==> v38 <==
==> flow/design.v <==
module divider(
    input logic [15:0]  dividend,
    output logic [15:0] quotient,
    output logic [15:0] remainder
);
    localparam logic[15:0] MAGIC = 16'h000047AF;
    logic [31:0]           temp;
    logic [31:0]           q;
    logic [15:0]           diff, t;
    assign temp = MAGIC * dividend[14:0];
    assign q = temp[31:16];
    assign diff = (dividend[14:0] - q) >> 1;
    assign t = diff + q;
    assign quotient = t >> 6;
    assign remainder[14:0] = dividend[14:0] - ((quotient << 6) + (quotient << 5) + (quotient << 2));
    assign remainder[15] = dividend[15];
endmodule
module input_circuit(
    input logic clk,
    input logic rst_n,
    input logic init_i,
    input logic stop_i,
    input logic [15:0] data_i,
    input logic valid_1,
    output logic ready_1,
    output logic [15:0] data_o,
    output logic valid_2,
    input  logic ready_2,
    output logic[15:0] total_num_turns_o
);
    logic[15:0] skid_buffer;
    logic       skid_buffer_empty;
    logic       r_init;
    logic       t1_done, t2_done;
    assign t1_done = ready_1 && valid_1;
    assign t2_done = ready_2 && valid_2;
    always_ff @(posedge clk) begin
        if(!rst_n) begin
            ready_1 <= 0;
        end
        else begin
            if(r_init)
              ready_1 <= !t1_done;
            else begin
                if(!stop_i) begin
                    if(skid_buffer_empty) begin
                        if((!valid_2) || t2_done)
                          ready_1 <= 1;
                        else ready_1 <= 0;
                    end else ready_1 <= 0;
                end
                else
                    ready_1 <= 0;
            end
        end
    end
    always_ff @(posedge clk) begin
        if(!rst_n) begin
            valid_2 <= 0;
        end
        else begin
            if(r_init)
              valid_2 <= 0;
            else begin
                if(t2_done) begin
                    if(skid_buffer_empty) begin
                        if(t1_done) begin
                            data_o <= data_i;
                            valid_2 <= 1;
                        end
                        else begin
                            valid_2 <= 0;
                        end
                    end
                    else begin
                        data_o <= skid_buffer;
                        valid_2 <= 1;
                    end
                end
                else if(!valid_2) begin
                    if(t1_done) begin
                        data_o <= data_i;
                        valid_2 <= 1;
                    end
                end
            end
        end
    end
    always_ff @(posedge clk) begin
        if(!rst_n) begin
            r_init <= 0;
            skid_buffer_empty <= 1;
        end
        else begin
            if(r_init) begin
                if(t1_done) begin
                    r_init <= 0;
                    total_num_turns_o <= data_i;
                end
            end
            else begin
                if(init_i)
                    r_init <= 1;
                if(t1_done && valid_2 && !t2_done) begin
                    skid_buffer <= data_i;
                    skid_buffer_empty <= 0;
                end
                else if(!t1_done && t2_done && !skid_buffer_empty) begin
                    skid_buffer_empty <= 1;
                end
            end
        end
    end
endmodule
module dial_solver(
        input logic [15:0] val,
        input logic        valid_i,
        input logic        clk,
        input logic        rst_n,
        input logic [15:0] full_turns,
        output logic       ready,
        output logic       valid,
        output logic [31:0] password
);
    logic signed[31:0] dial;
    logic signed[31:0] old_dial;
    logic [15:0] rval;
    typedef enum logic {
        LEFT = 0,
        RIGHT = 1
    } turn_t;
    typedef enum logic[2:0]{
        IDLE,
        READY,
        CHECK_TURN,
        R_END,
        L_END
    }state_t;
    logic turn;
    state_t state;
    assign turn = rval[15];
    always_ff @(posedge clk) begin
        if(!rst_n) begin
            ready <= 0;
            password <= 0;
            dial <= 50;
            state <= IDLE;
        end
        else begin
            unique case(state)
                IDLE: begin
                    ready <= 1;
                    state <= READY;
                end
                READY: begin
                    if(valid_i) begin
                      old_dial <= dial;
                      password <= password + full_turns;
                      rval <= val;
                      state <= CHECK_TURN;
                      ready <= 0;
                    end
                end
                CHECK_TURN: begin
                    if(turn == RIGHT) begin
                      dial <= dial + rval[14:0];
                      state <= R_END;
                    end
                    else begin
                      dial <= dial - rval[14:0];
                      state <= L_END;
                    end
                end
                R_END: begin
                    if(dial > 99) begin
                        dial <= dial - 100;
                        password <= password + 1;
                    end
                    state <= READY;
                    ready <= 1;
                end
                L_END: begin
                    if(dial < 0) begin
                      dial <= dial + 100;
                    end
                    if((dial < 0 || dial == 0) && old_dial != 0)
                        password <= password + 1;
                    state <= READY;
                    ready <= 1;
                end
            endcase
        end
    end
endmodule
module top(input logic [15:0]  data_i,
           input logic         valid_i,
           input logic         clk,
           input logic         rst_n,
           output logic        ready_o,
           output logic valid_o,
           output logic [31:0] password_o);
    logic [15:0] dividend;
    logic [15:0] quotient;
    logic [15:0] remainder;
    logic        init;
    logic        stop;
    logic [31:0] turns;
    logic        ready1;
    logic        valid2, ready2;
    logic        valid3;
    logic [15:0] cnt;
    logic [15:0] total_num_turns;
    typedef enum logic[2:0] {
        IDLE,
        CHECK_TOTAL_CNT,
        ACTIVE,
        WAIT1,
        WAIT2,
        DONE
    }state_t;
    state_t state;
    always_ff @(posedge clk) begin
        if(!rst_n) begin
            state <= IDLE;
            valid_o <= 0;
            init <= 1;
            stop <= 1;
            cnt <= 0;
        end
        else begin
            unique case(state)
                IDLE: begin
                    if(valid_i && ready_o) begin
                        init <= 0;
                        state <= CHECK_TOTAL_CNT;
                    end
                end
                CHECK_TOTAL_CNT: begin
                    if(cnt == total_num_turns) begin
                        state <= DONE;
                    end
                    else begin
                        state <= ACTIVE;
                        stop <= 0;
                        init <= 0;
                    end
                end
                ACTIVE:begin
                    if(ready_o && valid_i) begin
                        cnt <= cnt + 1;
                        if(cnt + 1 == total_num_turns) begin
                            state <= WAIT1;
                            stop <= 1;
                        end
                    end
                end
                WAIT1: begin
                    state <= WAIT2;
                end
                WAIT2: begin
                    if(ready2 && !valid2) begin
                        valid_o <= 1;
                        state <= DONE;
                    end
                end
                DONE:begin
                    valid_o <= 0;
                    stop <= 1;
                    init <= 1;
                    state <= IDLE;
                end
            endcase
        end
    end
    input_circuit ic (
        .clk (clk),
        .rst_n (rst_n),
        .data_i (data_i),
        .valid_1 (valid_i),
        .ready_1 (ready_o),
        .data_o (dividend),
        .valid_2 (valid2),
        .ready_2 (ready2),
        .total_num_turns_o (total_num_turns),
        .init_i (init),
        .stop_i (stop));
    divider d(.dividend (dividend),
              .quotient (quotient),
              .remainder (remainder));
    dial_solver ds(.val (remainder),
                  .valid_i (valid2),
                  .clk (clk),
                  .rst_n (rst_n),
                  .ready (ready2),
                  .valid (valid_3),
                  .password (password_o),
                  .full_turns (quotient));
endmodule
==> flow/run.sh <==
#!/bin/bash
# the make line also repeats each setting of config.mk as NAME=value (left out here)
make -C /OpenROAD-flow-scripts/flow DESIGN_CONFIG=/design/flow/config.mk WORK_HOME=/design/flow/orfs CLKGATE_MAP_FILE= finish
==> flow/config.mk <==
export PLATFORM = sky130hd
export DESIGN_NAME = top
export DESIGN_NICKNAME = top
export VERILOG_FILES = /design/flow/design.v
export SDC_FILE = /design/flow/constraint.sdc
export NUM_CORES = 4
export LEC_CHECK = 0
export CAP_MARGIN = 40
export CORE_ASPECT_RATIO = 0.5
export CORE_MARGIN = 2
export CORE_UTILIZATION = 62
export CTS_CLUSTER_DIAMETER = 278
export CTS_CLUSTER_SIZE = 92
export MAX_ROUTING_LAYER = met5
export PLACE_DENSITY_LB_ADDON = 0.05
export SLEW_MARGIN = 40
export TNS_END_PERCENT = 5
==> flow/constraint.sdc <==
create_clock -name core_clock -period 8.22 [get_ports {clk}]
set_input_delay 1.6440 -clock core_clock [delete_from_list [all_inputs] [get_ports {clk}]]
set_output_delay 1.6440 -clock core_clock [all_outputs]
set_load 0.01 [all_outputs]
==> inputs of v31, as changes to v38 <==
Settings changed: CAP_MARGIN 40 to 20, CORE_ASPECT_RATIO 0.5 to unset, CORE_UTILIZATION 62 to 46, CTS_CLUSTER_DIAMETER 278 to unset, CTS_CLUSTER_SIZE 92 to unset, GPL_ROUTABILITY_DRIVEN set to 0, MAX_ROUTING_LAYER met5 to unset, PLACE_DENSITY_LB_ADDON 0.05 to unset, SLEW_MARGIN 40 to 20, TNS_END_PERCENT 5 to unset.
==> flow/constraint.sdc (replaced) <==
create_clock -name core_clock -period 13.0 [get_ports {clk}]
set_input_delay 2.6000 -clock core_clock [delete_from_list [all_inputs] [get_ports {clk}]]
set_output_delay 2.6000 -clock core_clock [all_outputs]
set_load 0.01 [all_outputs]
==> inputs of v10, as changes to v38 <==
Settings changed: ABC_AREA set to 1, CAP_MARGIN 40 to 20, CORE_ASPECT_RATIO 0.5 to unset, CORE_UTILIZATION 62 to 72, CTS_CLUSTER_DIAMETER 278 to unset, CTS_CLUSTER_SIZE 92 to unset, MAX_ROUTING_LAYER met5 to unset, PLACE_DENSITY_LB_ADDON 0.05 to 0.28, TNS_END_PERCENT 5 to unset.
==> flow/constraint.sdc (replaced) <==
create_clock -name core_clock -period 9.25 [get_ports {clk}]
set_input_delay 1.8500 -clock core_clock [delete_from_list [all_inputs] [get_ports {clk}]]
set_output_delay 1.8500 -clock core_clock [all_outputs]
set_load 0.01 [all_outputs]
==> comparison table <==
|  | v31 | v38 | v10 |
|---|---|---|---|
| Worst-path maximum fanout | 5 | 3 | - |
| Cell depth of the worst min-delay path | 0 | 2 | - |
| Area share of and-or/or-and cells after synthesis | 17.1% | 17.1% | 12.8% |
| Flop share of the area | 24.1% | 21.9% | - |
| Worst max-slew margin expressed relative to the limit | 45.8% | 48.9% | - |
| Final hold slack | 0.455 ns | 0.445 ns | - |
| Post-Route WL | 44,200 um | 45,600 um | - |
| Mux cell area share after synthesis | 0.476% | 0.476% | 0% |
| # resized after CTS | 1 | 44 | 136 |
| Number of violations of the max-capacitance limit | 0 | 0 | - |
| Comb gates | 1,572 | 1,572 | - |
| Number of buffers and inverters on the critical path | 6 | 7 | - |
| Nature of the critical path endpoint | flop | flop | - |
| DP HPWL | 34,800 um | 35,000 um | 45,900 um |
| Pre-antenna DRT Iters | 5 | 8 | - |
| Outcome | timing/DRC/antenna clean | finished with violations | stopped before the end |
| Last stage reached | - | - | global routing |
| Reasons for failing layout checks | - | setup timing | - |
| Wire length on met1 | 20,300 um | 20,800 um | - |
| Count of inverters not on the clock network in the layout | 191 | 191 | - |
| CLK BUF | 19 | 18 | - |
| Xor/xnor share of the synthesized area | 9.21% | 9.21% | 4.78% |

==> inputs of juniper <==
Starts from the design.v that is shown in full above.
clock: 11.4 ns
lec_check: 0
abc_area: 1
cap_margin: 20
core_margin: 2
core_utilization: 72
place_density_lb_addon: 0.2
setup_slack_margin: 3.0
slew_margin: 20
tns_end_percent: 5
run.sh (not shown) runs the stock make flow with config.mk's settings and CLKGATE_MAP_FILE=.
==> inputs of garnet, as changes to juniper <==
- ABC_AREA: 1 -> default
- PLACE_DENSITY: default -> 0.68
- PLACE_DENSITY_LB_ADDON: 0.2 -> default
- SETUP_SLACK_MARGIN: 3.0 -> default
- TNS_END_PERCENT: 5 -> default
==> flow/constraint.sdc (replaced) <==
create_clock -name core_clock -period 10.4 [get_ports {clk}]
set_input_delay 2.0800 -clock core_clock [delete_from_list [all_inputs] [get_ports {clk}]]
set_output_delay 2.0800 -clock core_clock [all_outputs]
set_load 0.01 [all_outputs]
==> inputs of onyx, as changes to juniper <==
- ABC_AREA: 1 -> default
- CORE_ASPECT_RATIO: default -> 0.5
- CORE_UTILIZATION: 72 -> 40
- CTS_CLUSTER_DIAMETER: default -> 390
- CTS_CLUSTER_SIZE: default -> 91
- HOLD_SLACK_MARGIN: default -> -0.06
- PLACE_DENSITY_LB_ADDON: 0.2 -> default
- SETUP_SLACK_MARGIN: 3.0 -> default
- TNS_END_PERCENT: 5 -> 15
==> flow/constraint.sdc (replaced) <==
create_clock -name core_clock -period 13.0 [get_ports {clk}]
set_input_delay 2.6000 -clock core_clock [delete_from_list [all_inputs] [get_ports {clk}]]
set_output_delay 2.6000 -clock core_clock [all_outputs]
set_load 0.01 [all_outputs]
==> summary of the runs <==
garnet finished with setup timing left. onyx ran to the end with no violations. juniper finished clean.
Setup slack: garnet < onyx < juniper.
Routed wire length: juniper is larger than onyx (39%).
The lowest via count belongs to onyx, the highest to garnet.
In juniper the synthesized cell count is larger than in garnet, by 24%.
Sequential cell count is the same in garnet and juniper.

==> run a: inputs <==
RTL: the design.v shown in full above, as it stands there.
Settings: LEC_CHECK=0, CAP_MARGIN=40, CORE_ASPECT_RATIO=2.0, CORE_MARGIN=2, CORE_UTILIZATION=62, CTS_CLUSTER_DIAMETER=278, CTS_CLUSTER_SIZE=92, MAX_ROUTING_LAYER=met5, PLACE_DENSITY_LB_ADDON=0.05, SLEW_MARGIN=40, TNS_END_PERCENT=5; clock period 8.22 ns.
==> inputs of run b, as changes to run a <==
ABC_AREA = 1   (was unset)
CAP_MARGIN = 20   (was 40)
CORE_ASPECT_RATIO = unset   (was 2.0)
CORE_UTILIZATION = 72   (was 62)
CTS_CLUSTER_DIAMETER = unset   (was 278)
CTS_CLUSTER_SIZE = unset   (was 92)
MAX_ROUTING_LAYER = unset   (was met5)
PLACE_DENSITY_LB_ADDON = unset   (was 0.05)
SLEW_MARGIN = 20   (was 40)
TNS_END_PERCENT = unset   (was 5)
==> flow/constraint.sdc (replaced) <==
create_clock -name core_clock -period 11.4 [get_ports {clk}]
set_input_delay 2.2800 -clock core_clock [delete_from_list [all_inputs] [get_ports {clk}]]
set_output_delay 2.2800 -clock core_clock [all_outputs]
set_load 0.01 [all_outputs]
==> inputs of run c, as changes to run a <==
ABC_AREA = 1   (was unset)
CAP_MARGIN = 20   (was 40)
CORE_ASPECT_RATIO = unset   (was 2.0)
CORE_UTILIZATION = 72   (was 62)
CTS_CLUSTER_SIZE = 27   (was 92)
PLACE_DENSITY_LB_ADDON = 0.22   (was 0.05)
SLEW_MARGIN = 5   (was 40)
TNS_END_PERCENT = 75   (was 5)
==> flow/constraint.sdc (replaced) <==
create_clock -name core_clock -period 11.5 [get_ports {clk}]
set_input_delay 2.3000 -clock core_clock [delete_from_list [all_inputs] [get_ports {clk}]]
set_output_delay 2.3000 -clock core_clock [all_outputs]
set_load 0.01 [all_outputs]
==> comparison <==
Run a reached the layout checks and failed them: negative setup slack. Run b finished with timing, DRC and antenna clean. Run c went through all stages and came out clean.
Global-route usage, lowest first: run a, run b, run c.
The lowest utilization belongs to run a, the highest to run b.
Register-to-register slack: run a < run b < run c.
Sequential cell count is the same in run b and run a.
Of run a and run c, run a has the higher die area (gap 11%, measured against run c).
Critical path depth, highest first: run c, run b, run a.
Against run a, the fmax of run c is higher by 7.1%.

==> inputs of job 3341 <==
RTL: the design.v shown in full above, as it stands there.
==> flow/config.mk <==
export PLATFORM = sky130hd
export DESIGN_NAME = top
export DESIGN_NICKNAME = top
export VERILOG_FILES = /design/flow/design.v
export SDC_FILE = /design/flow/constraint.sdc
export NUM_CORES = 4
export LEC_CHECK = 0
export ABC_AREA = 1
export CAP_MARGIN = 35
export CELL_PAD_IN_SITES_DETAIL_PLACEMENT = 1
export CELL_PAD_IN_SITES_GLOBAL_PLACEMENT = 2
export CORE_ASPECT_RATIO = 0.51
export CORE_MARGIN = 10
export CORE_UTILIZATION = 35
export CTS_CLUSTER_DIAMETER = 299
export GPL_ROUTABILITY_DRIVEN = 0
export MAX_ROUTING_LAYER = met4
export PLACE_DENSITY = 0.6
export SLEW_MARGIN = 20
export TNS_END_PERCENT = 70
==> flow/constraint.sdc <==
create_clock -name core_clock -period 8.67 [get_ports {clk}]
set_input_delay 1.7340 -clock core_clock [delete_from_list [all_inputs] [get_ports {clk}]]
set_output_delay 1.7340 -clock core_clock [all_outputs]
set_load 0.01 [all_outputs]
==> job 9731: changes against job 3341 <==
==> flow/config.mk (replaced) <==
export PLATFORM = sky130hd
export DESIGN_NAME = top
export DESIGN_NICKNAME = top
export VERILOG_FILES = /design/flow/design.v
export SDC_FILE = /design/flow/constraint.sdc
export NUM_CORES = 4
export LEC_CHECK = 0
export ABC_AREA = 1
export CAP_MARGIN = 20
export CORE_MARGIN = 2
export CORE_UTILIZATION = 72
export SLEW_MARGIN = 20
==> flow/constraint.sdc (replaced) <==
create_clock -name core_clock -period 11.3 [get_ports {clk}]
set_input_delay 2.2600 -clock core_clock [delete_from_list [all_inputs] [get_ports {clk}]]
set_output_delay 2.2600 -clock core_clock [all_outputs]
set_load 0.01 [all_outputs]
==> job 3201: changes against job 3341 <==
==> flow/config.mk (replaced) <==
export PLATFORM = sky130hd
export DESIGN_NAME = top
export DESIGN_NICKNAME = top
export VERILOG_FILES = /design/flow/design.v
export SDC_FILE = /design/flow/constraint.sdc
export NUM_CORES = 4
export LEC_CHECK = 0
export CAP_MARGIN = 5
export CORE_MARGIN = 2
export CORE_UTILIZATION = 67
export CTS_CLUSTER_DIAMETER = 278
export CTS_CLUSTER_SIZE = 11
export MAX_ROUTING_LAYER = met5
export PLACE_DENSITY = 0.95
export SLEW_MARGIN = 20
export TNS_END_PERCENT = 95
==> flow/constraint.sdc (replaced) <==
create_clock -name core_clock -period 8.22 [get_ports {clk}]
set_input_delay 1.6440 -clock core_clock [delete_from_list [all_inputs] [get_ports {clk}]]
set_output_delay 1.6440 -clock core_clock [all_outputs]
set_load 0.01 [all_outputs]
==> results <==
	job 3341	job 9731	job 3201
Result of the run	failed layout checks	complete, no violations	aborted with a tool error
Last stage reached	-	-	global routing (5_1_grt)
Layout check failures	setup timing	-	-
Highest layer used for signal routing	met4	met4	-
Area of all sequential standard cells	4860 sq um	4860 sq um	-
Final period utilization	1.19	0.971	-
Data required time at the worst endpoint	9.10 ns	11.50 ns	-
Total vias in the final route	19000	17900	-
Number of logic stages on the critical path including buffering	59	63	-
Sequential cell count	195	195	-
Chip footprint	64300 sq um	27600 sq um	28400 sq um
Vias per std cell	5.10	6.14	-
Combinational gate area	13500 sq um	12400 sq um	-
Final #Nets	3325	2895	-
Post-synth net total	2826	2826	2343
Register share after synthesis	0.257	0.257	0.268
Final hold violations	0	0	-
Clock slew at the register clock pins of the worst setup and hold paths	0.08 ns	0.07 ns	-
Invs w/o clock	433	433	-
Core Density at Floorplan	0.356	0.730	0.677
# resized after CTS	139	1	134
Yosys top cell area share	0.152	0.152	0.159
Max Transition Viols Final	0	0	-
